==> flow/design.v <==
`timescale 1ns / 1ps
module dataReg #(parameter dataWidth=8)(
input i_clk,
input [dataWidth-1:0] i_data,
input i_data_valid,
output reg [dataWidth-1:0] o_data,
output reg o_data_valid
);
always @(posedge i_clk)
begin
    if(i_data_valid)
        o_data <= i_data;
    o_data_valid <= i_data_valid;
end
endmodule
`timescale 1ns / 1ps
module lineBuffer #(parameter dataWidth=8, imageWidth=512)(
input   i_clk,
input   [dataWidth-1:0] i_data,
input   i_data_valid,
output  [dataWidth-1:0] o_data,
output  o_data_valid
);
wire [dataWidth-1:0] w_data_out [imageWidth-1:0];
wire [imageWidth-1:0] w_data_valid;
assign o_data = w_data_out[imageWidth-1];
assign o_data_valid = w_data_valid[imageWidth-1];
generate
    genvar i;
    for(i=0;i<imageWidth;i=i+1)
    begin:loop
        if(i==0)
            dataReg #(.dataWidth(dataWidth))DR0(
                .i_clk(i_clk),
                .i_data(i_data),
                .i_data_valid(i_data_valid),
                .o_data(w_data_out[i]),
                .o_data_valid(w_data_valid[i])
            );
         else
            dataReg #(.dataWidth(dataWidth))DR(
                .i_clk(i_clk),
                .i_data(w_data_out[i-1]),
                .i_data_valid(i_data_valid),
                .o_data(w_data_out[i]),
                .o_data_valid(w_data_valid[i])
            );
    end
endgenerate
endmodule
`timescale 1ns / 1ps
module imageBuffer #(parameter dataWidth=1,kernelWidth=5,kernelHeight=5,imageWidth=256)(
input        i_clk,
input        i_rst,
input  [dataWidth-1:0] i_pixel_data,
input        i_pixel_data_valid,
output [kernelWidth*kernelHeight*dataWidth-1:0] o_data,
output       o_data_valid
);
integer counter;
integer outDataCounter;
reg data_valid_int;
always @(posedge i_clk)
if(i_rst)
begin
    counter <= 0;
    data_valid_int <= 1'b0;
end
else
begin
    if(i_pixel_data_valid & !data_valid_int)
        counter <= counter+1;
    else if(!i_pixel_data_valid & data_valid_int)
        counter <= counter-1;
    if(counter >= (((kernelHeight+1)/2)*imageWidth+(kernelWidth+1)/2))
        data_valid_int <= 1'b1;
    else
        data_valid_int <= 1'b0;
end
always @(posedge i_clk)
begin
    if(i_rst)
        outDataCounter <= 0;
    else if(outDataCounter==imageWidth-1 & data_valid_int)
        outDataCounter <= 0;
    else if(data_valid_int)
        outDataCounter <= outDataCounter+1;
end
assign o_data_valid = data_valid_int & (outDataCounter<imageWidth-kernelWidth+1);
wire [dataWidth-1:0] w_data_reg_out [kernelWidth*kernelHeight-1:0];
wire [kernelWidth*kernelHeight-1:0] w_data_reg_out_valid;
wire [dataWidth-1:0] line_buff_out [kernelHeight-2:0];
wire [kernelHeight-2:0] line_buff_out_valid;
generate
genvar i,j,k;
    for(i=kernelHeight-1;i>=0;i=i-1)
    begin:l1
        for(j=kernelWidth-1;j>=0;j=j-1)
        begin:l2
            for(k=0;k<dataWidth;k=k+1)
            begin:l3
                assign o_data[(kernelHeight-1-i)*kernelWidth*dataWidth+(kernelWidth-1-j)*dataWidth+k] = w_data_reg_out[i*kernelWidth+j][k];
            end
        end
    end
endgenerate
generate
    for(i=0;i<kernelHeight;i=i+1)
    begin:oloop
        for(j=0;j<kernelWidth;j=j+1)
        begin:iloop
            if(i==0&j==0)  
            begin
                dataReg #(.dataWidth(dataWidth))dR0(
                    .i_clk(i_clk),
                    .i_data(i_pixel_data),  
                    .i_data_valid(i_pixel_data_valid),
                    .o_data(w_data_reg_out[i*kernelWidth+j]),
                    .o_data_valid(w_data_reg_out_valid[i*kernelWidth+j])
                );
            end
            else if(j==0)  
            begin
                dataReg #(.dataWidth(dataWidth))dR1(
                    .i_clk(i_clk),
                    .i_data(line_buff_out[i-1]),  
                    .i_data_valid(i_pixel_data_valid),
                    .o_data(w_data_reg_out[i*kernelWidth+j]),
                    .o_data_valid(w_data_reg_out_valid[i*kernelWidth+j])
                );
            end
            else 
            begin
                dataReg #(.dataWidth(dataWidth))dR2(
                    .i_clk(i_clk),
                    .i_data(w_data_reg_out[i*kernelWidth+j-1]),  
                    .i_data_valid(i_pixel_data_valid),
                    .o_data(w_data_reg_out[i*kernelWidth+j]),
                    .o_data_valid(w_data_reg_out_valid[i*kernelWidth+j])
                );
            end
        end
    end
endgenerate
generate
    for(i=0;i<kernelHeight-1;i=i+1)
    begin:loop
        if(i==0)
        begin
            lineBuffer #(.dataWidth(dataWidth),.imageWidth(imageWidth-kernelWidth))lB0(
                .i_clk(i_clk),
                .i_data(w_data_reg_out[kernelWidth-1]),
                .i_data_valid(i_pixel_data_valid),
                .o_data(line_buff_out[i]),
                .o_data_valid(line_buff_out_valid[i])
            );
        end
        else
        begin
            lineBuffer #(.dataWidth(dataWidth),.imageWidth(imageWidth-kernelWidth))lB(
                .i_clk(i_clk),
                .i_data(w_data_reg_out[(i+1)*kernelWidth-1]),
                .i_data_valid(i_pixel_data_valid),
                .o_data(line_buff_out[i]),
                .o_data_valid(line_buff_out_valid[i])
            );        
        end
    end
endgenerate
endmodule
`timescale 1ns / 1ps
module imageBuffer2 #(parameter dataWidth=1,kernelWidth=2,kernelHeight=2,imageWidth=256)(
input        i_clk,
input        i_rst,
input  [dataWidth-1:0] i_pixel_data,
input        i_pixel_data_valid,
output [kernelWidth*kernelHeight*dataWidth-1:0] o_data,
output  reg  o_data_valid
);
integer counter;
always @(posedge i_clk)
if(i_rst)
begin
    counter <= 0;
    o_data_valid <= 1'b0;
end
else
begin
    if(i_pixel_data_valid & !o_data_valid)
        counter <= counter+1;
    else if(!i_pixel_data_valid & o_data_valid)
        counter <= counter-1;
    if(counter == (((kernelHeight)/2)*imageWidth+((kernelWidth)/2)) & i_pixel_data_valid)
        o_data_valid <= 1'b1;
    else if(counter > (((kernelHeight)/2)*imageWidth+(kernelWidth)/2))
        o_data_valid <= 1'b1;
    else
        o_data_valid <= 1'b0;
end
wire [dataWidth-1:0] w_data_reg_out [kernelWidth*kernelHeight-1:0];
wire [kernelWidth*kernelHeight-1:0] w_data_reg_out_valid;
wire [dataWidth-1:0] line_buff_out [kernelHeight-2:0];
wire [kernelHeight-2:0] line_buff_out_valid;
generate
genvar i,j,k;
    for(i=kernelHeight-1;i>=0;i=i-1)
    begin:l1
        for(j=kernelWidth-1;j>=0;j=j-1)
        begin:l2
            for(k=0;k<dataWidth;k=k+1)
            begin:l3
                assign o_data[(kernelHeight-1-i)*kernelWidth*dataWidth+(kernelWidth-1-j)*dataWidth+k] = w_data_reg_out[i*kernelWidth+j][k];
            end
        end
    end
endgenerate
generate
    for(i=0;i<kernelHeight;i=i+1)
    begin:oloop
        for(j=0;j<kernelWidth;j=j+1)
        begin:iloop
            if(i==0&j==0)  
            begin
                dataReg #(.dataWidth(dataWidth))dR0(
                    .i_clk(i_clk),
                    .i_data(i_pixel_data),  
                    .i_data_valid(i_pixel_data_valid),
                    .o_data(w_data_reg_out[i*kernelWidth+j]),
                    .o_data_valid(w_data_reg_out_valid[i*kernelWidth+j])
                );
            end
            else if(j==0)  
            begin
                dataReg #(.dataWidth(dataWidth))dR1(
                    .i_clk(i_clk),
                    .i_data(line_buff_out[i-1]),  
                    .i_data_valid(i_pixel_data_valid),
                    .o_data(w_data_reg_out[i*kernelWidth+j]),
                    .o_data_valid(w_data_reg_out_valid[i*kernelWidth+j])
                );
            end
            else 
            begin
                dataReg #(.dataWidth(dataWidth))dR2(
                    .i_clk(i_clk),
                    .i_data(w_data_reg_out[i*kernelWidth+j-1]),  
                    .i_data_valid(i_pixel_data_valid),
                    .o_data(w_data_reg_out[i*kernelWidth+j]),
                    .o_data_valid(w_data_reg_out_valid[i*kernelWidth+j])
                );
            end
        end
    end
endgenerate
generate
    for(i=0;i<kernelHeight-1;i=i+1)
    begin:loop
        if(i==0)
        begin
            lineBuffer #(.dataWidth(dataWidth),.imageWidth(imageWidth))lB0(
                .i_clk(i_clk),
                .i_data(i_pixel_data),
                .i_data_valid(i_pixel_data_valid),
                .o_data(line_buff_out[i]),
                .o_data_valid(line_buff_out_valid[i])
            );
        end
        else
        begin
            lineBuffer #(.dataWidth(dataWidth),.imageWidth(imageWidth))lB(
                .i_clk(i_clk),
                .i_data(line_buff_out[i-1]),
                .i_data_valid(i_pixel_data_valid),
                .o_data(line_buff_out[i]),
                .o_data_valid(line_buff_out_valid[i])
            );        
        end
    end
endgenerate
endmodule
`timescale 1ns / 1ps
module Convolution #(parameter ConvData=1)(
input i_clk,
input i_rst,
input i_data_valid,
input [71:0]i_data,
output reg o_data_valid,
output reg [23:0]o_data
    );
  integer i;
  reg [23:0] sum,mul;reg [23:0] BiasAdd,x;
  function [15:0] coeff;
    input integer n;
    case(n)
        0: coeff = 16'b1001011101000;
        1: coeff = 16'b1010001110000;
        2: coeff = 16'b111011010110;
        3: coeff = 16'b1100100101010;
        4: coeff = 16'b11111100;
        5: coeff = 16'b1001001111111;
        6: coeff = 16'b1100011011100;
        7: coeff = 16'b110010000000;
        8: coeff = 16'b1010010110010;
        9: coeff = 16'b1110111110101011;
        10: coeff = 16'b11100110000;
        11: coeff = 16'b1111011100111111;
        12: coeff = 16'b10101010010;
        13: coeff = 16'b1100100101011;
        14: coeff = 16'b101100111100;
        15: coeff = 16'b100001010000;
        16: coeff = 16'b111101000111;
        17: coeff = 16'b110011011000;
        18: coeff = 16'b1000100101000;
        19: coeff = 16'b10110111;
        20: coeff = 16'b1101011111000110;
        21: coeff = 16'b1001001010110;
        22: coeff = 16'b101110100001;
        23: coeff = 16'b1101101111101010;
        24: coeff = 16'b111001110000;
        25: coeff = 16'b1001111001100;
        26: coeff = 16'b1101111001111011;
        default: coeff = 16'b0;
    endcase
  endfunction
  function [23:0] bias;
    input integer n;
    case(n)
        0: bias = 24'b1011000100;
        1: bias = 24'b111111111011001001000010;
        2: bias = 24'b101000010000101;
        default: bias = 24'b0;
    endcase
  endfunction
wire [23:0] b_sel = bias(ConvData-1);
always@(posedge i_clk)
o_data_valid <= i_rst ? 1'b0 : i_data_valid;
always@(posedge i_clk)
begin
 sum = 0;x=0;
    for(i=9*(ConvData-1);i<(9*ConvData);i=i+1)
    begin
        mul = $signed(i_data[(i-(9*(ConvData-1)))*8+:8])*$signed(coeff(i));
        x=$signed(x)+$signed(mul);             
    end
    sum =  $signed(x);
    BiasAdd <= $signed(sum) + $signed(b_sel); 
         if(!b_sel[23] &!sum[23] & BiasAdd[23])  
               begin
                   o_data[23] <= 1'b0;
                   o_data[22:0] <= {23{1'b1}};
               end
           else if(b_sel[23] & sum[23] &  !BiasAdd[23])  
               begin
                   o_data[23] <= 1'b1;
                   o_data[22:0] <= {23{1'b0}};
               end
           else
                   o_data <= BiasAdd;
 end 
endmodule
`timescale 1ns / 1ps
module ReLu  #(parameter dataWidth=16,weightIntWidth=4) (
    input           clk,
    input           rst,
    input   [2*dataWidth-1:0]   ReLu_Input,
    input relu_data_valid_In,
    output reg relu_data_valid_Out,
    output  reg [dataWidth+3:0]  out
);
always @(posedge clk)
begin
    relu_data_valid_Out <= rst ? 1'b0 : relu_data_valid_In;
    if($signed(ReLu_Input) >= 0)
    begin
        if(|ReLu_Input[2*dataWidth-1-:weightIntWidth+1])  
            out <= {1'b0,{(dataWidth+3){1'b1}}};  
        else
            out <= ReLu_Input[2*dataWidth-2-weightIntWidth-:dataWidth+4];
    end
    else 
        out <= 0;      
end
endmodule
`timescale 1ns / 1ps
module maxpoolLogic #(parameter imageWidth=256)(
input   i_clk,
input   i_reset_n,
input   i_data_valid,
output o_data_valid
    );
 reg count;
 integer pixelCounter;
 assign o_data_valid = (i_data_valid && (pixelCounter<26) && count);
 always @(posedge i_clk)
 if(!i_reset_n)
 begin
    pixelCounter <= 0;
    count <= 1'b0;
 end
 else
 begin
    if(i_data_valid && pixelCounter == (2*imageWidth-1))
        pixelCounter <= 0;
    else if(i_data_valid) begin
        pixelCounter <= pixelCounter + 1;
    end
    if(i_data_valid)
        count <= ~count;
 end
 endmodule
`timescale 1ns / 1ps
module maxPooler(
    input   i_clk,
    input   i_rst,
    input[63:0] i_data_MP,
    input i_data_valid_MP,
    output reg [15:0] out_data_MP,
    output out_data_valid
    );
    integer i;
    reg [15:0] largest;
    always @(posedge i_clk) begin
        if(i_data_valid_MP)begin
            largest = i_data_MP[15:0];
            for(i=0;i<4;i=i+1)
            begin
                if(i_data_MP[16*i +: 16] > largest)
                    largest = i_data_MP[i*16+:16];
            end
            out_data_MP <= largest;
        end
    end
 maxpoolLogic  #(.imageWidth(26)) MDL(
    .i_clk(i_clk),
    .i_reset_n(!i_rst),
    .i_data_valid(i_data_valid_MP),
    .o_data_valid(out_data_valid)
 );
endmodule
`timescale 1ns / 1ps
module Conv_ReLu_MaxPool #(parameter ConvKernel=1)
                           (input[71:0] inputData,
                           input inputValid,
                           input clk,
                           input rst,
                           output[15:0] MP_Out,
                           output MPOut_valid
    );
    wire out_data_valid;
    wire[71:0] out_data;
    wire data_conv_valid;
    wire[23:0] conv_data;
    wire relu_data_valid_Out;
    wire[15:0]relu_out;
    wire[63:0] Out;
    wire Out_valid;
    Convolution #(.ConvData(ConvKernel))conv (
    .i_clk(clk),
    .i_rst(rst),
    .i_data_valid(inputValid),
    .i_data(inputData),
    .o_data_valid(data_conv_valid),
    .o_data(conv_data)
        );
    ReLu  #(.dataWidth(12),.weightIntWidth(0)) ReLu 
        (.clk(clk), .rst(rst),
        .ReLu_Input(conv_data),
        .relu_data_valid_In(data_conv_valid),
        .relu_data_valid_Out(relu_data_valid_Out),
        .out(relu_out));
     imageBuffer2 #(.dataWidth(16),.kernelWidth(2),.kernelHeight(2),.imageWidth(26)) IB2 (
               . i_clk(clk),
               .i_rst(rst),
               .i_pixel_data(relu_out),
               .i_pixel_data_valid(relu_data_valid_Out),
               .o_data(Out), 
               .o_data_valid(Out_valid) 
             );
      maxPooler MP(
                 .i_clk(clk),
                 .i_rst(rst),
                 .i_data_MP(Out),
                 .i_data_valid_MP(Out_valid),
                 .out_data_MP(MP_Out),
                 .out_data_valid(MPOut_valid)
                 );
endmodule
`timescale 1ns / 1ps
module cnn_layer1 (
    input         clk,
    input         rst,
    input  [7:0]  pix_in,
    input         pix_valid,
    output [15:0] mp_out0,
    output        mp_valid0,
    output [15:0] mp_out1,
    output        mp_valid1,
    output [15:0] mp_out2,
    output        mp_valid2
);
    wire [71:0] win_data;
    wire        win_valid;
    imageBuffer #(.dataWidth(8),.kernelWidth(3),.kernelHeight(3),.imageWidth(28)) IB (
        .i_clk(clk),
        .i_rst(rst),
        .i_pixel_data(pix_in),
        .i_pixel_data_valid(pix_valid),
        .o_data(win_data),
        .o_data_valid(win_valid)
    );
    Conv_ReLu_MaxPool #(.ConvKernel(1)) CRM1 (
        .inputData(win_data), .inputValid(win_valid), .clk(clk), .rst(rst),
        .MP_Out(mp_out0), .MPOut_valid(mp_valid0));
    Conv_ReLu_MaxPool #(.ConvKernel(2)) CRM2 (
        .inputData(win_data), .inputValid(win_valid), .clk(clk), .rst(rst),
        .MP_Out(mp_out1), .MPOut_valid(mp_valid1));
    Conv_ReLu_MaxPool #(.ConvKernel(3)) CRM3 (
        .inputData(win_data), .inputValid(win_valid), .clk(clk), .rst(rst),
        .MP_Out(mp_out2), .MPOut_valid(mp_valid2));
endmodule
==> flow/run.sh <==
#!/bin/bash
# the make line also repeats each setting of config.mk as NAME=value (left out here)
make -C /OpenROAD-flow-scripts/flow DESIGN_CONFIG=/design/flow/config.mk WORK_HOME=/design/flow/orfs CLKGATE_MAP_FILE= finish
==> flow/config.mk <==
export PLATFORM = sky130hd
export DESIGN_NAME = cnn_layer1
export DESIGN_NICKNAME = cnn_layer1
export VERILOG_FILES = /design/flow/design.v
export SDC_FILE = /design/flow/constraint.sdc
export NUM_CORES = 4
export LEC_CHECK = 0
export ABC_AREA = 1
export CAP_MARGIN = 20
export CORE_ASPECT_RATIO = 1.3
export CORE_MARGIN = 2
export CORE_UTILIZATION = 72
export CTS_CLUSTER_DIAMETER = 220
export GPL_TIMING_DRIVEN = 1
export HOLD_SLACK_MARGIN = -0.07
export MAX_ROUTING_LAYER = met4
export MIN_ROUTING_LAYER = met1
export PLACE_DENSITY_LB_ADDON = 0.03
export SETUP_SLACK_MARGIN = 2.52
export SLEW_MARGIN = 35
==> flow/constraint.sdc <==
create_clock -name core_clock -period 8.89 [get_ports {clk}]
set_input_delay 1.7780 -clock core_clock [delete_from_list [all_inputs] [get_ports {clk}]]
set_output_delay 1.7780 -clock core_clock [all_outputs]
set_load 0.01 [all_outputs]
==> impl_metrics.tcl, run 1 <==
# metrics dict for downstream scripts
set metrics [dict create \
    outcome "stopped before the end" \
    asyncSetResetFlopFracSynth_pct 0 \
    placement_rows 185 \
    routabilityCongestion 1.18 \
    xor_share_pct 2.69 \
    edf_count 1864 \
    failing_step "5_1_grt" \
    h-tree-depth 4 \
    netlist.top_cell.by_instances "sky130_fd_sc_hd__inv_1" \
    synth_top_flop_cell "sky130_fd_sc_hd__edfxtp_1" \
    synth_area_per_cell_um2 11.1 \
    netlist_instances 12800 \
    synth_adder_area_share_pct 28.9 \
    synth.area.top_cells "sky130_fd_sc_hd__edfxtp_1 (40%), sky130_fd_sc_hd__fa_1 (16%), sky130_fd_sc_hd__ha_1 (13%)" \
    synthTopLogicFamily "adder cells" \
    yosysCellCount 12800 \
    tritoncts.num_buffers 202 \
    simple_gate_share_pct 10.5 \
    grt_use_total_pct 67.1 \
    yosysUniqueCellTypes 69 \
    cts_num_sinks 2279 \
    chipHeight_um 509 \
    top_cell_area_share_pct 39.6 \
    die_area_um2 200000 \
    synth.area.mux_share_pct 0 \
    die_width_um 393 \
    ys_sh_aoi_pct 4.84 \
    stop_error "[ERROR GRT-0116] Global routing finished with congestion. Check the congestion regions in the DRC Viewer." \
    commonest_cells_in_the_netlist "sky130_fd_sc_hd__inv_1 (2790), sky130_fd_sc_hd__edfxtp_1 (1864), sky130_fd_sc_hd__nand2_1 (1646), sky130_fd_sc_hd__ha_1 (1466), sky130_fd_sc_hd__fa_1 (1123)" \
    numPortBuffers 61 \
    final_hpwl_dp_mm 348 \
    io_pins 62 \
    cts_root_buffer "sky130_fd_sc_hd__clkbuf_16" \
    yosys_chip_area_um2 141000 \
    synth_warnings 12 \
    syn-cell-area_um2 141000 \
    postSynthRegisterBits 2279 \
    core_area_um2 195000 \
    post_cts_hold_buffer_count 0 \
    post_dp_cell_area_um2 154000 \
    clock_tree.buffer_depth 3 \
    syn_nets 15400 \
    yosysSeqAreaShare_pct 45.4 \
    biggest_area_consumer_among_synthesized_cells "sky130_fd_sc_hd__edfxtp_1" \
    grt_overflow_total 574 \
    fp-utilization_pct 72.4 \
]
## per-layer routing
metal  GRT overflow  GRT usage [%]
met3             62           44.8
met4            183           63.0
met5              -              -
met2            268           85.5
met1             61           67.3
## repair_timing
action,4_1_cts
pin swaps,318
setup buffers,79
setup endpoints to repair,150
gates resized,542
gates cloned,2
## through the flow
stage | setup slack [ns] | hold WS (ns) | std cells | TNS, ns | utilization [%]
after floorplan | -3.68 | 0.379 | 12800 | -1840.04 | -
after global placement | -1.60 | 0.386 | 16600 | -90.57 | 78.9
after detailed placement | -1.59 | 0.389 | 16600 | -112.09 | 78.9
after CTS | -1.00 | 0.342 | 17000 | -68.54 | 84.1
==> run 2: changes to the inputs <==
- ABC_AREA: 1 -> unset
- CELL_PAD_IN_SITES_GLOBAL_PLACEMENT: unset -> 3
- CORE_ASPECT_RATIO: 1.3 -> unset
- CORE_MARGIN: 2 -> 4
- CORE_UTILIZATION: 72 -> 26
- CTS_CLUSTER_DIAMETER: 220 -> unset
- CTS_CLUSTER_SIZE: unset -> 31
- GPL_ROUTABILITY_DRIVEN: unset -> 0
- GPL_TIMING_DRIVEN: 1 -> unset
- HOLD_SLACK_MARGIN: -0.07 -> -0.09
- MIN_ROUTING_LAYER: met1 -> unset
- PLACE_DENSITY_LB_ADDON: 0.03 -> 0.21
- SETUP_SLACK_MARGIN: 2.52 -> 1.8
- SLEW_MARGIN: 35 -> 20
- TNS_END_PERCENT: unset -> 65
- clock period: 8.89 -> 14.0 ns (I/O delays scaled with it)
==> run 2 against run 1 <==
  * Now clean on timing, DRC and antenna
  * Synthesized cell count down 18%
  * Die area rose to 2.7 times the previous value
  * Synthesized area down 4.1%
==> impl_metrics.tcl, run 2 <==
# metrics dict for downstream scripts
set metrics [dict create \
    outcome "finished clean" \
    die_width_um 730 \
    grt_setup_unrepaired "false" \
    reg2regPathDepth 41 \
    fp-utilization_pct 26.2 \
    h-tree-depth 5 \
    top_cell_area_share_pct 41.3 \
    grt_use_total_pct 15.1 \
    numPortBuffers 61 \
    critPathBufInv 11 \
    synth_top_flop_cell "sky130_fd_sc_hd__edfxtp_1" \
    timing.critical_path.from "IB.oloop[2].iloop[1].genblk1.genblk1.dR2.o_data[0]$_DFFE_PP_" \
    synthTopLogicFamily "adder cells" \
    critical_path_class "reg2reg" \
    final-comb-area_um2 64100 \
    synth.area.mux_share_pct 1.40 \
    xor_share_pct 3.74 \
    timing.critical_path.to "CRM2.conv.BiasAdd[23]$_DFF_P_" \
    number_of_max_cap_violations 0 \
    syn_nets 13100 \
    grt_first_pass_wirelength_mm 572 \
    stage_log_warnings 144 \
    worst-path-stages 41 \
    netlist_instances 10500 \
    edf_count 1864 \
    worst_setup_hold_path_clk_slew_ns 0.06 \
    yosysCellCount 10500 \
    num-nets-final 13500 \
    slew_headroom_pct 24.3 \
    asyncSetResetFlopFracSynth_pct 0 \
    tritoncts "yes" \
    sort_of_element_at_the_start_of_the_critical_path "flop" \
    clock_tree.buffer_depth 4 \
    worst_hold_path.num_cells 0 \
    worst_path_max_delay_cell "sky130_fd_sc_hd__ha_1" \
    syn-cell-area_um2 136000 \
    r2r_end "CRM2.conv.BiasAdd[23]$_DFF_P_" \
    antenna_found_initial 30 \
    critical_path_required_ns 14.78 \
    max_clock_freq_mhz 85.3 \
    yosysUniqueCellTypes 97 \
    drt.antenna.violating_nets 0 \
    final_min_period_over_clock_period_pct 83.8 \
    placement_rows 264 \
    die_area_um2 533000 \
    timing.rr.start "IB.oloop[2].iloop[1].genblk1.genblk1.dR2.o_data[0]$_DFFE_PP_" \
    critPathMaxStageDelay_ns 0.56 \
    biggest_area_consumer_among_synthesized_cells "sky130_fd_sc_hd__edfxtp_1" \
    setup.reg_to_reg.worst_slack_ns 2.27 \
    final_util_pct 30.0 \
    timing_hold_violations_final 0 \
    worstMarginPinSlew_ns 1.13 \
    setup-violations-final 0 \
    critical_path_at_ns 12.50 \
    synth_warnings 12 \
    tritoncts.num_buffers 278 \
    final_hpwl_dp_mm 308 \
    via_per_inst 4.27 \
    critPathMaxFanout 10 \
    vias_in_the_first_global_route 81700 \
    synth_area_per_cell_um2 12.9 \
    postSynthRegisterBits 2279 \
    finalClockSkew_ns 0.0563 \
    clkLatencyLatePin_ns 0.94 \
    routed_wl_mm 390 \
    simple_gate_share_pct 5.83 \
    ys_sh_aoi_pct 5.79 \
    shortest_period_the_worst_path_allows_ns 11.73 \
    report.final.slew_viol_count 0 \
    chipHeight_um 730 \
    syn_to_final_growth_pct 14.5 \
    grt_overflow_total 0 \
    via_count 77100 \
    first_iter_violations 4472 \
    synth.area.top_cells "sky130_fd_sc_hd__edfxtp_1 (41%), sky130_fd_sc_hd__fa_1 (17%), sky130_fd_sc_hd__ha_1 (14%)" \
    drc_errors 0 \
    hold_path_class "reg2reg" \
    commonest_cells_in_the_netlist "sky130_fd_sc_hd__inv_1 (1964), sky130_fd_sc_hd__edfxtp_1 (1864), sky130_fd_sc_hd__ha_1 (1466), sky130_fd_sc_hd__fa_1 (1123), sky130_fd_sc_hd__nor2_1 (550)" \
    detail_route.wl_per_cell_um 21.6 \
    yosysSeqAreaShare_pct 47.4 \
    yosys_chip_area_um2 136000 \
    synth_adder_area_share_pct 30.1 \
    grt_max_degree 196 \
    cts_num_sinks 2279 \
    layout.area.seq_um2 64300 \
    path_delay_family "adder cells" \
    critPathCaptureType "flop" \
    first_pass_iters 5 \
    fin_setup_tns_ns 0 \
    netlist.top_cell.by_instances "sky130_fd_sc_hd__inv_1" \
    cts_root_buffer "sky130_fd_sc_hd__clkbuf_16" \
    core_area_um2 518000 \
    io_pins 62 \
    final.fill_count 52300 \
]
==> run 2: cell type report <==
class / count / share of cell area (%)
Tap cell: 6916 / 5.57
Sequential cell: 2279 / 41.4
Inverter: 1966 / 4.77
Multi-Input combinational cell: 6181 / 41.3
Antenna cell: 11 / 0.0177
Clock inverter: 150 / 0.958
Clock buffer: 341 / 4.80
Timing Repair Buffer: 233 / 1.25
==> run 2: layer usage <==
layer	share of wire, %	GRT usage (%)	vias to the layer above	wire [um]
met5	0	-	-	0
met4	2.2	3.08	0	8590
met3	4.7	2.59	381	18300
met2	44	22.8	1129	173000
met1	49	21.2	39000	190000
li1	-	-	36600	-
==> run 2: repair_timing <==
item	in CTS	in global routing
hold buffers	0	0
endpoints found under the setup margin	37	44
buffers inserted	0	20
gates resized	6	30
==> run 2: per-stage QoR <==
| stage | std cells | hold WS, ns | cell area (um2) | setup WS [ns] |
|---|---|---|---|---|
| finish | 18100 | 0.380 | 155000 | 2.27 |
| global placement | 17600 | 0.391 | 146000 | 1.29 |
| global route | 18100 | 0.373 | 155000 | 1.79 |
| detailed placement | 17600 | 0.389 | 146000 | 1.46 |
| floorplan | 10500 | 0.386 | 136000 | 0.513 |
| CTS | 18000 | 0.359 | 155000 | 1.75 |
==> run 3: changes to the inputs <==
- CELL_PAD_IN_SITES_GLOBAL_PLACEMENT: 3 -> unset
- CORE_ASPECT_RATIO: unset -> 1.3
- CORE_MARGIN: 4 -> 8
- CORE_UTILIZATION: 26 -> 20
- CTS_CLUSTER_DIAMETER: unset -> 32
- CTS_CLUSTER_SIZE: 31 -> unset
- GPL_ROUTABILITY_DRIVEN: 0 -> unset
- GPL_TIMING_DRIVEN: unset -> 1
- HOLD_SLACK_MARGIN: -0.09 -> unset
- MIN_ROUTING_LAYER: unset -> met1
- PLACE_DENSITY_LB_ADDON: 0.21 -> 0.01
- SETUP_SLACK_MARGIN: 1.8 -> 4.44
- SLEW_MARGIN: 20 -> 35
- TNS_END_PERCENT: 65 -> unset
- clock period: 14.0 -> 19.1 ns (I/O delays scaled with it)
==> run 3 against run 2 <==
  * Still clean
  * Clock skew grew 0.044 ns
  * Die area is 32% higher
  * Cell area up 9.6%
  * Setup slack gained 3.9 ns
  * Synthesized cell count stayed put
  * Hold slack got worse by 0.011 ns
  * Core utilization decreased by 4.8 points
  * Final cell count grew 15%
  * Largest cell class unchanged
==> impl_metrics.tcl, run 3 <==
# metrics dict for downstream scripts
set metrics [dict create \
    hold_path_class "reg2reg" \
    setup-violations-final 0 \
    report.final.slew_viol_count 0 \
    post-cts-setup-buffer-count 0 \
    numPortBuffers 61 \
    synth.area.mux_share_pct 1.40 \
    critical_path_class "reg2reg" \
    ys_sh_aoi_pct 5.79 \
    cts_root_buffer "sky130_fd_sc_hd__clkbuf_16" \
    biggest_area_consumer_among_synthesized_cells "sky130_fd_sc_hd__edfxtp_1" \
    timing.critical_path.from "IB.oloop[0].iloop[0].genblk1.dR0.o_data[3]$_DFFE_PP_" \
    first_pass_iters 6 \
    drt.antenna.violating_nets 0 \
    yosysUniqueCellTypes 97 \
    synth_top_flop_cell "sky130_fd_sc_hd__edfxtp_1" \
    vias_in_the_first_global_route 89300 \
    drc_errors 0 \
    simple_gate_share_pct 5.83 \
    post_cts_hold_buffer_count 0 \
    slew_headroom_pct 29.7 \
    antenna_found_initial 26 \
    timing.critical_path.to "CRM2.conv.o_data[8]$_SDFF_PP0_" \
    io_pins 62 \
    synthTopLogicFamily "adder cells" \
    netlist.top_cell.by_instances "sky130_fd_sc_hd__inv_1" \
    tritoncts.num_buffers 620 \
    num-nets-final 13800 \
    placement_rows 345 \
    fp-utilization_pct 20.0 \
    top_cell_area_share_pct 41.3 \
    syn_to_final_growth_pct 25.6 \
    stage_log_warnings 149 \
    number_of_max_cap_violations 0 \
    via_per_inst 3.82 \
    core_area_um2 677000 \
    worst_path_max_delay_cell "sky130_fd_sc_hd__edfxtp_1" \
    syn_nets 13100 \
    worstMarginPinSlew_ns 1.05 \
    grt_overflow_total 0 \
    synth.area.top_cells "sky130_fd_sc_hd__edfxtp_1 (41%), sky130_fd_sc_hd__fa_1 (17%), sky130_fd_sc_hd__ha_1 (14%)" \
    fin_setup_tns_ns 0 \
    critPathMaxStageDelay_ns 0.76 \
    first_iter_violations 3487 \
    worst_hold_path.num_cells 0 \
    setup.reg_to_reg.worst_slack_ns 6.21 \
    asyncSetResetFlopFracSynth_pct 0 \
    edf_count 1864 \
    routabilityCongestion 0.833 \
    h-tree-depth 6 \
    yosys_chip_area_um2 136000 \
    path_delay_family "adder cells" \
    detail_route.wl_per_cell_um 22.6 \
    xor_share_pct 3.74 \
    grt_first_pass_wirelength_mm 673 \
    netlist_instances 10500 \
    yosysSeqAreaShare_pct 47.4 \
    postSynthRegisterBits 2279 \
    worst-path-stages 41 \
    timing_hold_violations_final 0 \
    cts_resized 0 \
    finalClockSkew_ns 0.0999 \
    critical_path_at_ns 13.80 \
    outcome "finished clean" \
    critical_path_required_ns 20.01 \
    clock_tree.buffer_depth 4 \
    timing.rr.start "IB.oloop[0].iloop[0].genblk1.dR0.o_data[3]$_DFFE_PP_" \
    tritoncts "yes" \
    via_count 79600 \
    synth_area_per_cell_um2 12.9 \
    sort_of_element_at_the_start_of_the_critical_path "flop" \
    final_util_pct 25.1 \
    max_clock_freq_mhz 77.6 \
    critPathBufInv 9 \
    final_min_period_over_clock_period_pct 67.5 \
    grt_max_degree 147 \
    r2r_end "CRM2.conv.o_data[8]$_SDFF_PP0_" \
    die_width_um 738 \
    yosysCellCount 10500 \
    synth_adder_area_share_pct 30.1 \
    worst_setup_hold_path_clk_slew_ns 0.04 \
    chipHeight_um 955 \
    shortest_period_the_worst_path_allows_ns 12.89 \
    reg2regPathDepth 41 \
    commonest_cells_in_the_netlist "sky130_fd_sc_hd__inv_1 (1964), sky130_fd_sc_hd__edfxtp_1 (1864), sky130_fd_sc_hd__ha_1 (1466), sky130_fd_sc_hd__fa_1 (1123), sky130_fd_sc_hd__nor2_1 (550)" \
    critPathMaxFanout 16 \
    grt_setup_unrepaired "false" \
    critPathCaptureType "flop" \
    clkLatencyLatePin_ns 1.05 \
    die_area_um2 705000 \
    routed_wl_mm 470 \
    final_hpwl_dp_mm 370 \
    syn-cell-area_um2 136000 \
    synth_warnings 12 \
    cts_num_sinks 2279 \
    grt_use_total_pct 13.7 \
    crit_top_cell "sky130_fd_sc_hd__fa_1" \
]
## run 3: area by class of cell
cell class	instances	area, um2
multi-input combinational	6181	63900
timing repair buffer	198	1810
clock inverter	399	5130
fill	70600	507000
inverter	1966	7380
antenna	29	72.6
tap	9022	11300
sequential	2279	64300
clock buffer	746	16400
## run 3: metrics by stage
step	area [um2]	hold WS [ns]	std cells	setup WS, ns
finish	170000	0.369	20800	6.21
global route	170000	0.375	20800	5.41
CTS	170000	0.357	20800	5.92
detailed placement	149000	0.389	19600	5.94
global placement	148000	0.391	19600	5.51
floorplan	136000	0.386	10500	5.59
## run 3: metal layers
layer	GRT usage, %	share of wire (%)	vias up
met4	3.59	2.9	0
met3	1.84	3.1	644
met1	15.7	41	40200
met5	-	0	-
met2	24.8	53	1150
li1	-	-	37500
==> run 4: changes to the inputs <==
- CORE_MARGIN: 8 -> 2
- CORE_UTILIZATION: 20 -> 71
- SETUP_SLACK_MARGIN: 4.44 -> -0.72
- clock period: 19.1 -> 9.22 ns (I/O delays scaled with it)
==> run 4 against run 3 <==
  * The run now fails in 5_1_grt
  * Synthesized cell count unchanged
  * Die area fell by 72%
  * Synthesized area is the same
==> impl_metrics.tcl, run 4 <==
# metrics dict for downstream scripts
set metrics [dict create \
    outcome "stopped before the end" \
    failing_step "5_1_grt" \
    stop_error "[ERROR GRT-0116] Global routing finished with congestion. Check the congestion regions in the DRC Viewer." \
    fp-utilization_pct 71.6 \
    synth_warnings 12 \
    synth_area_per_cell_um2 12.9 \
    edf_count 1864 \
    top_cell_area_share_pct 41.3 \
    tritoncts.num_buffers 320 \
    synth.area.mux_share_pct 1.40 \
    commonest_cells_in_the_netlist "sky130_fd_sc_hd__inv_1 (1964), sky130_fd_sc_hd__edfxtp_1 (1864), sky130_fd_sc_hd__ha_1 (1466), sky130_fd_sc_hd__fa_1 (1123), sky130_fd_sc_hd__nor2_1 (550)" \
    xor_share_pct 3.74 \
    yosysUniqueCellTypes 97 \
    post_cts_hold_buffer_count 0 \
    simple_gate_share_pct 5.83 \
    cts_root_buffer "sky130_fd_sc_hd__clkbuf_16" \
    h-tree-depth 5 \
    yosysCellCount 10500 \
    synth_adder_area_share_pct 30.1 \
    cts_num_sinks 2279 \
    grt_use_total_pct 76.2 \
    die_area_um2 195000 \
    core_area_um2 189000 \
    yosysSeqAreaShare_pct 47.4 \
    syn-cell-area_um2 136000 \
    ys_sh_aoi_pct 5.79 \
    asyncSetResetFlopFracSynth_pct 0 \
    io_pins 62 \
    die_width_um 387 \
    numPortBuffers 61 \
    placement_rows 182 \
    synth.area.top_cells "sky130_fd_sc_hd__edfxtp_1 (41%), sky130_fd_sc_hd__fa_1 (17%), sky130_fd_sc_hd__ha_1 (14%)" \
    clock_tree.buffer_depth 4 \
    synthTopLogicFamily "adder cells" \
    yosys_chip_area_um2 136000 \
    syn_nets 13100 \
    netlist_instances 10500 \
    netlist.top_cell.by_instances "sky130_fd_sc_hd__inv_1" \
    chipHeight_um 502 \
    synth_top_flop_cell "sky130_fd_sc_hd__edfxtp_1" \
    postSynthRegisterBits 2279 \
    final_hpwl_dp_mm 306 \
    biggest_area_consumer_among_synthesized_cells "sky130_fd_sc_hd__edfxtp_1" \
    routabilityCongestion 1.08 \
    grt_overflow_total 3959 \
]
run 4: repair_timing:
| item | CTS |
|---|---|
| setup endpoints to repair | 93 |
| setup buffers | 122 |
| resized | 493 |
| pin swaps | 278 |
| gates cloned | 3 |
run 4: layer usage:
| metal | global-route usage, % | GRT overflow |
|---|---|---|
| met1 | 75.4 | 1108 |
| met2 | 91.4 | 1441 |
| met3 | 60.6 | 809 |
| met4 | 70.9 | 601 |
| met5 | - | - |
run 4: per-stage QoR:
step	hold WS, ns	worst slack, ns	cell area, um2	utilization [%]	cells
after floorplan	0.386	-4.27	136000	-	10500
after CTS	0.339	-1.59	162000	85.5	14800
after detailed placement	0.389	-2.09	149000	78.4	14200
after global placement	0.388	-1.99	148000	78.3	14200
==> run 5: changes to the inputs <==
- CORE_MARGIN: 2 -> 8
- CORE_UTILIZATION: 71 -> 61
- SETUP_SLACK_MARGIN: -0.72 -> 2.61
- clock period: 9.22 -> 12.6 ns (I/O delays scaled with it)
==> run 5 against run 4 <==
  * The run now finishes clean
  * Synthesized area unchanged
  * Die area is 22% higher
  * Synthesized cell count unchanged
==> impl_metrics.tcl, run 5 <==
# metrics dict for downstream scripts
set metrics [dict create \
    outcome "finished clean" \
    max_clock_freq_mhz 92.6 \
    grt_first_pass_wirelength_mm 558 \
    timing.critical_path.from "IB.oloop[0].iloop[0].genblk1.dR0.o_data[6]$_DFFE_PP_" \
    shortest_period_the_worst_path_allows_ns 10.80 \
    finalClockSkew_ns 0.102 \
    sort_of_element_at_the_start_of_the_critical_path "flop" \
    detail_route.wl_per_cell_um 26.8 \
    critical_path_class "reg2reg" \
    stage_log_warnings 148 \
    crit_top_cell "sky130_fd_sc_hd__fa_1" \
    first_iter_violations 6405 \
    worstMarginPinSlew_ns 0.918 \
    path_delay_family "adder cells" \
    biggest_area_consumer_among_synthesized_cells "sky130_fd_sc_hd__edfxtp_1" \
    reg2regPathDepth 36 \
    critPathMaxFanout 19 \
    clkLatencyLatePin_ns 0.90 \
    post_cts_hold_buffer_count 0 \
    ys_sh_aoi_pct 5.79 \
    number_of_max_cap_violations 0 \
    final_hpwl_dp_mm 271 \
    asyncSetResetFlopFracSynth_pct 0 \
    commonest_cells_in_the_netlist "sky130_fd_sc_hd__inv_1 (1964), sky130_fd_sc_hd__edfxtp_1 (1864), sky130_fd_sc_hd__ha_1 (1466), sky130_fd_sc_hd__fa_1 (1123), sky130_fd_sc_hd__nor2_1 (550)" \
    first_pass_iters 8 \
    synth_adder_area_share_pct 30.1 \
    postSynthRegisterBits 2279 \
    final_min_period_over_clock_period_pct 85.7 \
    yosysCellCount 10500 \
    timing.rr.start "IB.oloop[0].iloop[0].genblk1.dR0.o_data[6]$_DFFE_PP_" \
    synth_warnings 12 \
    hold_sp "CRM1.ReLu.out[9]$_SDFF_PP0_" \
    routed_wl_mm 386 \
    antenna_found_initial 11 \
    synth_top_flop_cell "sky130_fd_sc_hd__edfxtp_1" \
    final-comb-area_um2 67500 \
    core_area_um2 221000 \
    synth.area.mux_share_pct 1.40 \
    critPathMaxStageDelay_ns 0.59 \
    grt_max_degree 185 \
    drt.antenna.violating_nets 0 \
    via_per_inst 5.79 \
    drc_errors 0 \
    critical_path_at_ns 11.56 \
    vias_in_the_first_global_route 88200 \
    grt_use_total_pct 32.4 \
    clock_tree.buffer_depth 4 \
    hold_path_class "reg2reg" \
    critPathCaptureType "flop" \
    fp-utilization_pct 61.3 \
    fin_setup_tns_ns 0 \
    critical_path_required_ns 13.35 \
    worst_hold_path.num_cells 0 \
    io_pins 62 \
    via_count 83300 \
    hold_ws_ns 0.349 \
    cts_root_buffer "sky130_fd_sc_hd__clkbuf_16" \
    h-tree-depth 5 \
    timing.critical_path.to "CRM2.conv.BiasAdd[23]$_DFF_P_" \
    r2r_end "CRM2.conv.BiasAdd[23]$_DFF_P_" \
    final.fill_count 14500 \
    die_area_um2 238000 \
    synth.area.top_cells "sky130_fd_sc_hd__edfxtp_1 (41%), sky130_fd_sc_hd__fa_1 (17%), sky130_fd_sc_hd__ha_1 (14%)" \
    tritoncts "yes" \
    worst-path-stages 36 \
    worst_setup_hold_path_clk_slew_ns 0.06 \
    edf_count 1864 \
    yosys_chip_area_um2 136000 \
    critPathBufInv 8 \
    cts_num_sinks 2279 \
    netlist_instances 10500 \
    yosysUniqueCellTypes 97 \
    netlist.top_cell.by_instances "sky130_fd_sc_hd__inv_1" \
    syn-cell-area_um2 136000 \
    top_cell_area_share_pct 41.3 \
    layout.area.seq_um2 64300 \
    report.final.slew_viol_count 0 \
    grt_overflow_total 0 \
    yosysSeqAreaShare_pct 47.4 \
    tritoncts.num_buffers 321 \
    syn_nets 13100 \
    placement_rows 197 \
    chipHeight_um 554 \
    synthTopLogicFamily "adder cells" \
    setup.reg_to_reg.worst_slack_ns 1.80 \
    slew_headroom_pct 38.8 \
    worst_path_max_delay_cell "sky130_fd_sc_hd__fa_1" \
    synth_area_per_cell_um2 12.9 \
    setup-violations-final 0 \
    simple_gate_share_pct 5.83 \
    grt_setup_unrepaired "true" \
    num-nets-final 13800 \
    die_width_um 430 \
    numPortBuffers 61 \
    routabilityCongestion 1.04 \
    xor_share_pct 3.74 \
    syn_to_final_growth_pct 16.6 \
    timing_hold_violations_final 0 \
]
run 5: final cells by class:
class	count	share of cell area [%]
Antenna cell	5	0.00791
Clock buffer	372	5.33
Timing Repair Buffer	491	2.74
Inverter	1966	4.70
Clock inverter	216	1.56
Multi-Input combinational cell	6183	42.7
Tap cell	2885	2.28
Sequential cell	2279	40.7
run 5: per-layer routing:
layer  up-vias  track usage, %  wire [um]
met4         0            18.1      29600
met1     41900            37.5     144000
li1      37300               -          -
met5         -               -          0
met3      1082            4.88      21100
met2      3071            54.5     192000
run 5: timing repair:
action	in CTS	in global routing
gates resized	506	314
setup buffers	187	100
cloned	1	2
pin swaps	198	249
endpoints found under the setup margin	81	78
run 5: per-stage QoR:
step                      instance area [um2]  setup WS (ns)  util [%]  cells
after global placement                 141000          0.938      63.6  13500
after floorplan                        136000         -0.886         -  10500
after CTS                              156000           1.85      70.4  14300
after detailed placement               141000          0.755      63.7  13500
after global routing                   158000           1.56      71.4  14400
final                                  158000           1.80      71.4  14400
==> run 6: changes to the inputs <==
- ABC_AREA: unset -> 1
- CAP_MARGIN: 20 -> 35
- CELL_PAD_IN_SITES_DETAIL_PLACEMENT: unset -> 2
- CELL_PAD_IN_SITES_GLOBAL_PLACEMENT: unset -> 3
- CORE_ASPECT_RATIO: 1.3 -> unset
- CORE_MARGIN: 8 -> 2
- CORE_UTILIZATION: 61 -> 52
- CTS_CLUSTER_DIAMETER: 32 -> 204
- CTS_CLUSTER_SIZE: unset -> 31
- GPL_TIMING_DRIVEN: 1 -> unset
- HOLD_SLACK_MARGIN: unset -> 0.21
- MAX_ROUTING_LAYER: met4 -> unset
- MIN_ROUTING_LAYER: met1 -> unset
- PLACE_DENSITY: unset -> 0.6
- PLACE_DENSITY_LB_ADDON: 0.01 -> unset
- SETUP_SLACK_MARGIN: 2.61 -> 3.64
- SLEW_MARGIN: 35 -> 10
- TNS_END_PERCENT: unset -> 55
- clock period: 12.6 -> 14.0 ns (I/O delays scaled with it)
==> run 6 against run 5 <==
  * The run now fails in 3_5_place_dp
  * Die area grew 16%
  * Synthesized area grew 4.3%
  * Synthesized cell count grew 22%
==> impl_metrics.tcl, run 6 <==
# metrics dict for downstream scripts
set metrics [dict create \
    netlist.top_cell.by_instances "sky130_fd_sc_hd__inv_1" \
    synthTopLogicFamily "adder cells" \
    synth_warnings 12 \
    die_width_um 526 \
    synth_area_per_cell_um2 11.1 \
    synth.area.mux_share_pct 0 \
    top_cell_area_share_pct 39.6 \
    outcome "stopped before the end" \
    io_pins 62 \
    simple_gate_share_pct 10.5 \
    syn-cell-area_um2 141000 \
    numPortBuffers 61 \
    placement_rows 191 \
    netlist_instances 12800 \
    fp-utilization_pct 52.2 \
    yosys_chip_area_um2 141000 \
    biggest_area_consumer_among_synthesized_cells "sky130_fd_sc_hd__edfxtp_1" \
    yosysCellCount 12800 \
    routabilityCongestion 1.08 \
    postSynthRegisterBits 2279 \
    yosysSeqAreaShare_pct 45.4 \
    stop_error "[ERROR DPL-0033] detailed placement checks failed during check placement." \
    synth.area.top_cells "sky130_fd_sc_hd__edfxtp_1 (40%), sky130_fd_sc_hd__fa_1 (16%), sky130_fd_sc_hd__ha_1 (13%)" \
    core_area_um2 271000 \
    edf_count 1864 \
    failing_step "3_5_place_dp" \
    asyncSetResetFlopFracSynth_pct 0 \
    chipHeight_um 526 \
    yosysUniqueCellTypes 69 \
    commonest_cells_in_the_netlist "sky130_fd_sc_hd__inv_1 (2790), sky130_fd_sc_hd__edfxtp_1 (1864), sky130_fd_sc_hd__nand2_1 (1646), sky130_fd_sc_hd__ha_1 (1466), sky130_fd_sc_hd__fa_1 (1123)" \
    synth_adder_area_share_pct 28.9 \
    die_area_um2 276000 \
    xor_share_pct 2.69 \
    ys_sh_aoi_pct 4.84 \
    synth_top_flop_cell "sky130_fd_sc_hd__edfxtp_1" \
    syn_nets 15400 \
]
run 6: per-stage QoR:
stage	instances	area [um2]	setup WS (ns)	hold slack, ns
2_1_floorplan	12800	141000	1.43	0.379
3_3_place_gp	16400	147000	2.50	0.383
==> run 7: changes to the inputs <==
- ABC_AREA: 1 -> unset
- CAP_MARGIN: 35 -> 20
- CELL_PAD_IN_SITES_DETAIL_PLACEMENT: 2 -> unset
- CORE_UTILIZATION: 52 -> 40
- CTS_CLUSTER_DIAMETER: 204 -> unset
- HOLD_SLACK_MARGIN: 0.21 -> unset
- MAX_ROUTING_LAYER: unset -> met4
- PLACE_DENSITY: 0.6 -> unset
- SETUP_SLACK_MARGIN: 3.64 -> 1.8
- SLEW_MARGIN: 10 -> 20
- TNS_END_PERCENT: 55 -> unset
==> run 7 against run 6 <==
  * The run now finishes clean
  * Synthesized cell count shrank 18%
  * Synthesized area shrank 4.1%
  * Die area grew 24%
==> impl_metrics.tcl, run 7 <==
# metrics dict for downstream scripts
set metrics [dict create \
    outcome "finished clean" \
    netlist.top_cell.by_instances "sky130_fd_sc_hd__inv_1" \
    synth_adder_area_share_pct 30.1 \
    top_cell_area_share_pct 41.3 \
    timing.critical_path.to "CRM3.conv.o_data[8]$_SDFF_PP1_" \
    syn_nets 13100 \
    critPathMaxStageDelay_ns 0.77 \
    yosysCellCount 10500 \
    synth_top_flop_cell "sky130_fd_sc_hd__edfxtp_1" \
    syn-cell-area_um2 136000 \
    post_cts_hold_buffer_count 0 \
    tritoncts.num_buffers 245 \
    cts_root_buffer "sky130_fd_sc_hd__clkbuf_16" \
    final-comb-area_um2 64100 \
    grt_setup_unrepaired "false" \
    netlist_instances 10500 \
    drc_errors 0 \
    synth_area_per_cell_um2 12.9 \
    worst_path_max_delay_cell "sky130_fd_sc_hd__o21bai_1" \
    path_delay_family "adder cells" \
    hold_path_class "reg2reg" \
    drt.antenna.violating_nets 0 \
    biggest_area_consumer_among_synthesized_cells "sky130_fd_sc_hd__edfxtp_1" \
    grt_first_pass_wirelength_mm 543 \
    stage_log_warnings 152 \
    reg2regPathDepth 33 \
    report.final.slew_viol_count 0 \
    io_pins 62 \
    critical_path_class "reg2reg" \
    commonest_cells_in_the_netlist "sky130_fd_sc_hd__inv_1 (1964), sky130_fd_sc_hd__edfxtp_1 (1864), sky130_fd_sc_hd__ha_1 (1466), sky130_fd_sc_hd__fa_1 (1123), sky130_fd_sc_hd__nor2_1 (550)" \
    worst_hold_path.num_cells 0 \
    clkLatencyLatePin_ns 0.95 \
    critPathBufInv 4 \
    fin_setup_tns_ns 0 \
    antenna_found_initial 17 \
    syn_to_final_growth_pct 11.9 \
    number_of_max_cap_violations 0 \
    final_min_period_over_clock_period_pct 83.2 \
    slew_headroom_pct 13.6 \
    crit_top_cell "sky130_fd_sc_hd__fa_1" \
    numPortBuffers 61 \
    clock_tree.buffer_depth 4 \
    global_route.usage.met1_pct 31.0 \
    detail_route.wl_per_cell_um 23.8 \
    synth.area.mux_share_pct 1.40 \
    most_crowded_layer_gr "met2" \
    setup.reg_to_reg.worst_slack_ns 2.35 \
    grt_util_met3_pct 2.85 \
    ys_sh_aoi_pct 5.79 \
    synth.area.top_cells "sky130_fd_sc_hd__edfxtp_1 (41%), sky130_fd_sc_hd__fa_1 (17%), sky130_fd_sc_hd__ha_1 (14%)" \
    via_count 77000 \
    final_hpwl_dp_mm 296 \
    cts_num_sinks 2279 \
    critPathMaxFanout 16 \
    yosys_chip_area_um2 136000 \
    grt_max_degree 200 \
    critPathCaptureType "flop" \
    grt_use_total_pct 22.5 \
    grt_overflow_total 0 \
    worst_slack_ns 2.35 \
    chipHeight_um 586 \
    num-nets-final 13500 \
    via_per_inst 4.92 \
    r2r_end "CRM3.conv.o_data[8]$_SDFF_PP1_" \
    vias_in_the_first_global_route 79800 \
    hold_ws_ns 0.361 \
    tritoncts "yes" \
    layoutNonFillerInstCount 15600 \
    postSynthRegisterBits 2279 \
    grt.met2_usage_pct 34.8 \
    edf_count 1864 \
    timing.rr.start "IB.oloop[1].iloop[2].genblk1.genblk1.dR2.o_data[0]$_DFFE_PP_" \
    core_area_um2 337000 \
    fp-utilization_pct 40.2 \
    simple_gate_share_pct 5.83 \
    first_pass_iters 5 \
    finalClockSkew_ns 0.0746 \
    h-tree-depth 4 \
    final.fill_count 30800 \
    worst_setup_hold_path_clk_slew_ns 0.07 \
    placement_rows 213 \
    worstMarginPinSlew_ns 1.29 \
    max_clock_freq_mhz 85.8 \
    layout.area.seq_um2 64300 \
    setup-violations-final 0 \
    critical_path_required_ns 14.83 \
    worst-path-stages 33 \
    timing_hold_violations_final 0 \
    routabilityCongestion 0.944 \
    critical_path_at_ns 12.48 \
    routed_wl_mm 371 \
    placement.setup.worst_slack_ns 1.23 \
    sort_of_element_at_the_start_of_the_critical_path "flop" \
    synth_warnings 12 \
    timing.critical_path.from "IB.oloop[1].iloop[2].genblk1.genblk1.dR2.o_data[0]$_DFFE_PP_" \
    yosysUniqueCellTypes 97 \
    synthTopLogicFamily "adder cells" \
    yosysSeqAreaShare_pct 47.4 \
    asyncSetResetFlopFracSynth_pct 0 \
    first_iter_violations 4850 \
    die_width_um 586 \
    xor_share_pct 3.74 \
    dp.cells 15100 \
    die_area_um2 344000 \
    shortest_period_the_worst_path_allows_ns 11.65 \
]
-- run 7: per-layer routing --
| metal | up-vias | wire length, um |
|---|---|---|
| li1 | 36500 | - |
| met1 | 38900 | 175000 |
| met2 | 1161 | 170000 |
| met3 | 382 | 14400 |
| met4 | 0 | 12100 |
| met5 | - | 0 |
-- run 7: timing repair --
| action | CTS | global route |
|---|---|---|
| pin swaps | 0 | 1 |
| setup buffers | 4 | 28 |
| endpoints found under the setup margin | 57 | 59 |
| gates cloned | 0 | 0 |
| resized | 8 | 26 |
-- run 7: per-stage QoR --
step,utilization [%],instance area [um2]
finish,45.0,152000
global route,45.0,152000
CTS,44.9,151000
detailed placement,42.4,143000
global placement,42.4,143000
floorplan,-,136000
-- run 7: layout make-up --
type / count / area share, %
tap: 4515 / 3.72
inverter: 1966 / 4.88
antenna: 7 / 0.0115
sequential: 2279 / 42.4
timing repair buffer: 218 / 1.24
clock buffer: 288 / 4.28
clock inverter: 175 / 1.22
multi-input combinational: 6181 / 42.3
==> run 8: changes to the inputs <==
- CELL_PAD_IN_SITES_GLOBAL_PLACEMENT: 3 -> unset
- CORE_UTILIZATION: 40 -> 64
- CTS_CLUSTER_SIZE: 31 -> unset
- MAX_ROUTING_LAYER: met4 -> unset
- SETUP_SLACK_MARGIN: 1.8 -> unset
- clock period: 14.0 -> 9.32 ns (I/O delays scaled with it)
==> run 8 against run 7 <==
  * The layout now fails its checks (negative setup slack)
  * Wire length grew 0.27%
  * Flip-flop count is the same
  * Global-route usage grew 12 points
  * First-iteration DRC count grew 63%
  * Synthesized cell count is the same
  * Critical endpoint is now CRM3.conv.BiasAdd[23]$_DFF_P_
  * Largest cell class is now multi-input combinational cells
==> impl_metrics.tcl, run 8 <==
# metrics dict for downstream scripts
set metrics [dict create \
    critical_path_required_ns 10.06 \
    postSynthRegisterBits 2279 \
    antenna_found_initial 17 \
    yosysCellCount 10500 \
    edf_count 1864 \
    hold_ws_ns 0.335 \
    io_pins 62 \
    commonest_cells_in_the_netlist "sky130_fd_sc_hd__inv_1 (1964), sky130_fd_sc_hd__edfxtp_1 (1864), sky130_fd_sc_hd__ha_1 (1466), sky130_fd_sc_hd__fa_1 (1123), sky130_fd_sc_hd__nor2_1 (550)" \
    finalClockSkew_ns 0.111 \
    via_count 86600 \
    grt_overflow_total 0 \
    yosysSeqAreaShare_pct 47.4 \
    timing.rr.start "IB.oloop[1].iloop[2].genblk1.genblk1.dR2.o_data[4]$_DFFE_PP_" \
    final_min_period_over_clock_period_pct 114 \
    die_width_um 464 \
    timing_hold_violations_final 0 \
    critical_path_at_ns 11.40 \
    synth.area.top_cells "sky130_fd_sc_hd__edfxtp_1 (41%), sky130_fd_sc_hd__fa_1 (17%), sky130_fd_sc_hd__ha_1 (14%)" \
    via_per_inst 5.77 \
    layout.area.seq_um2 64300 \
    critical_path_class "reg2reg" \
    worst_slack_ns -1.34 \
    worst_setup_hold_path_clk_slew_ns 0.08 \
    outcome "complete, but fails checks" \
    reg2regPathDepth 38 \
    worst_hold_path.num_cells 0 \
    grt_use_total_pct 34.2 \
    critPathCaptureType "flop" \
    grt_max_degree 212 \
    sort_of_element_at_the_start_of_the_critical_path "flop" \
    syn_nets 13100 \
    post_dp_cell_area_um2 149000 \
    cts_num_sinks 2279 \
    tritoncts "yes" \
    timing.critical_path.to "CRM3.conv.BiasAdd[23]$_DFF_P_" \
    netlist.top_cell.by_instances "sky130_fd_sc_hd__inv_1" \
    path_delay_family "adder cells" \
    chipHeight_um 464 \
    r2r_end "CRM3.conv.BiasAdd[23]$_DFF_P_" \
    yosysUniqueCellTypes 97 \
    worstMarginPinSlew_ns 1.12 \
    timing.critical_path.from "IB.oloop[1].iloop[2].genblk1.genblk1.dR2.o_data[4]$_DFFE_PP_" \
    number_of_max_cap_violations 0 \
    core_area_um2 210000 \
    final_hpwl_dp_mm 269 \
    layoutNonFillerInstCount 15000 \
    fp-utilization_pct 64.5 \
    synth_adder_area_share_pct 30.1 \
    max_clock_freq_mhz 93.8 \
    violatedChecks "negative setup slack" \
    placement_rows 168 \
    syn_to_final_growth_pct 19.1 \
    syn-cell-area_um2 136000 \
    asyncSetResetFlopFracSynth_pct 0 \
    critPathMaxStageDelay_ns 0.57 \
    synthTopLogicFamily "adder cells" \
    final.fill_count 12600 \
    grt_first_pass_wirelength_mm 548 \
    num-nets-final 14600 \
    numPortBuffers 61 \
    first_pass_iters 8 \
    xor_share_pct 3.74 \
    finish.instance_area_um2 161000 \
    netlist_instances 10500 \
    critPathMaxFanout 4 \
    h-tree-depth 4 \
    tritoncts.num_buffers 216 \
    grt_setup_unrepaired "true" \
    simple_gate_share_pct 5.83 \
    setup-violations-final 81 \
    detail_route.wl_per_cell_um 24.8 \
    synth.area.mux_share_pct 1.40 \
    cts_root_buffer "sky130_fd_sc_hd__clkbuf_16" \
    dp.cells 14400 \
    placement.setup.worst_slack_ns -1.91 \
    worst-path-stages 38 \
    synth_area_per_cell_um2 12.9 \
    clock_tree.buffer_depth 3 \
    slew_headroom_pct 25.0 \
    drt.antenna.violating_nets 0 \
    report.final.slew_viol_count 0 \
    worst_path_max_delay_cell "sky130_fd_sc_hd__fa_1" \
    shortest_period_the_worst_path_allows_ns 10.66 \
    top_cell_area_share_pct 41.3 \
    synth_top_flop_cell "sky130_fd_sc_hd__edfxtp_1" \
    clkLatencyLatePin_ns 0.93 \
    yosys_chip_area_um2 136000 \
    die_area_um2 216000 \
    hold_path_class "reg2reg" \
    routabilityCongestion 1.07 \
    stage_log_warnings 154 \
    ys_sh_aoi_pct 5.79 \
    biggest_area_consumer_among_synthesized_cells "sky130_fd_sc_hd__edfxtp_1" \
    first_iter_violations 7917 \
    setup.reg_to_reg.worst_slack_ns -1.34 \
    routed_wl_mm 372 \
    final-comb-area_um2 67700 \
    vias_in_the_first_global_route 90000 \
    critPathBufInv 9 \
    drc_errors 0 \
    crit_top_cell "sky130_fd_sc_hd__fa_1" \
    synth_warnings 12 \
]
[run 8: repair_timing]
item,4_1_cts,5_1_grt
hold buffers,0,0
buffers inserted,97,82
pin swaps,282,363
cloned,2,0
gates resized,396,507
setup endpoints to repair,85,93
[run 8: routing by layer]
layer | wire, um | GRT usage [%] | vias up | share of wire [%]
met2 | 175000 | 54.9 | 3441 | 47
met4 | 21100 | 15.2 | 12 | 5.7
met1 | 148000 | 46.0 | 43500 | 40
met5 | 296 | 0 | - | 0.080
li1 | - | - | 38700 | -
met3 | 27800 | 6.20 | 921 | 7.5
[run 8: final cells by class]
type | count | share of cell area, %
Clock inverter | 132 | 1.09
Timing Repair Buffer | 1353 | 6.81
Clock buffer | 278 | 3.61
Inverter | 1966 | 4.59
Antenna cell | 10 | 0.0155
Multi-Input combinational cell | 6182 | 41.9
Sequential cell | 2279 | 39.8
Tap cell | 2805 | 2.17
[run 8: per-stage QoR]
| stage | setup TNS, ns | utilization [%] |
|---|---|---|
| floorplan | -1301.82 | - |
| global placement | -94.17 | 70.7 |
| detailed placement | -103.71 | 70.7 |
| CTS | -63.36 | 75.5 |
| global route | -90.03 | 76.8 |
| finish | -67.07 | 76.8 |
==> run 9: changes to the inputs <==
- CORE_UTILIZATION: 64 -> 72
- SETUP_SLACK_MARGIN: unset -> -0.74
==> run 9 against run 8 <==
  * Die area is 11% lower
  * Synthesized cell count stayed put
  * The run now fails in 5_1_grt
  * Synthesized area stayed put
==> impl_metrics.tcl, run 9 <==
# metrics dict for downstream scripts
set metrics [dict create \
    yosysSeqAreaShare_pct 47.4 \
    syn-cell-area_um2 136000 \
    edf_count 1864 \
    final_hpwl_dp_mm 321 \
    placement.setup.worst_slack_ns -2.31 \
    core_area_um2 187000 \
    routabilityCongestion 1.07 \
    die_width_um 438 \
    asyncSetResetFlopFracSynth_pct 0 \
    syn_nets 13100 \
    numPortBuffers 61 \
    placement_rows 159 \
    yosysCellCount 10500 \
    top_cell_area_share_pct 41.3 \
    simple_gate_share_pct 5.83 \
    yosys_chip_area_um2 136000 \
    commonest_cells_in_the_netlist "sky130_fd_sc_hd__inv_1 (1964), sky130_fd_sc_hd__edfxtp_1 (1864), sky130_fd_sc_hd__ha_1 (1466), sky130_fd_sc_hd__fa_1 (1123), sky130_fd_sc_hd__nor2_1 (550)" \
    failing_step "5_1_grt" \
    clock_tree.buffer_depth 3 \
    tritoncts.num_buffers 212 \
    chipHeight_um 438 \
    netlist_instances 10500 \
    post_dp_cell_area_um2 148000 \
    synth_warnings 12 \
    io_pins 62 \
    synth_adder_area_share_pct 30.1 \
    yosysUniqueCellTypes 97 \
    biggest_area_consumer_among_synthesized_cells "sky130_fd_sc_hd__edfxtp_1" \
    postSynthRegisterBits 2279 \
    xor_share_pct 3.74 \
    synth.area.top_cells "sky130_fd_sc_hd__edfxtp_1 (41%), sky130_fd_sc_hd__fa_1 (17%), sky130_fd_sc_hd__ha_1 (14%)" \
    ys_sh_aoi_pct 5.79 \
    post_cts_hold_buffer_count 0 \
    fp-utilization_pct 72.4 \
    synth_area_per_cell_um2 12.9 \
    cts_root_buffer "sky130_fd_sc_hd__clkbuf_16" \
    synthTopLogicFamily "adder cells" \
    cts_num_sinks 2279 \
    stop_error "[ERROR GRT-0116] Global routing finished with congestion. Check the congestion regions in the DRC Viewer." \
    die_area_um2 192000 \
    grt_use_total_pct 70.9 \
    netlist.top_cell.by_instances "sky130_fd_sc_hd__inv_1" \
    synth.area.mux_share_pct 1.40 \
    h-tree-depth 4 \
    synth_top_flop_cell "sky130_fd_sc_hd__edfxtp_1" \
    grt_overflow_total 632 \
    outcome "stopped before the end" \
]
==> run 9: through the flow <==
stage	setup TNS, ns	std cells	hold slack, ns	utilization (%)
2_1_floorplan	-1301.82	10500	0.386	-
3_3_place_gp	-94.96	14100	0.389	79.1
3_5_place_dp	-123.62	14100	0.389	79.1
4_1_cts	-97.44	14600	0.358	84.2
==> run 9: what timing repair did <==
item,4_1_cts
setup endpoints to repair,94
cloned,2
gates resized,394
pin swaps,206
setup buffers,60
==> run 9: routing by layer <==
| metal | track usage (%) | GRT overflow |
|---|---|---|
| met1 | 74.0 | 91 |
| met2 | 87.0 | 272 |
| met3 | 55.6 | 75 |
| met4 | 62.4 | 180 |
| met5 | 35.3 | 14 |
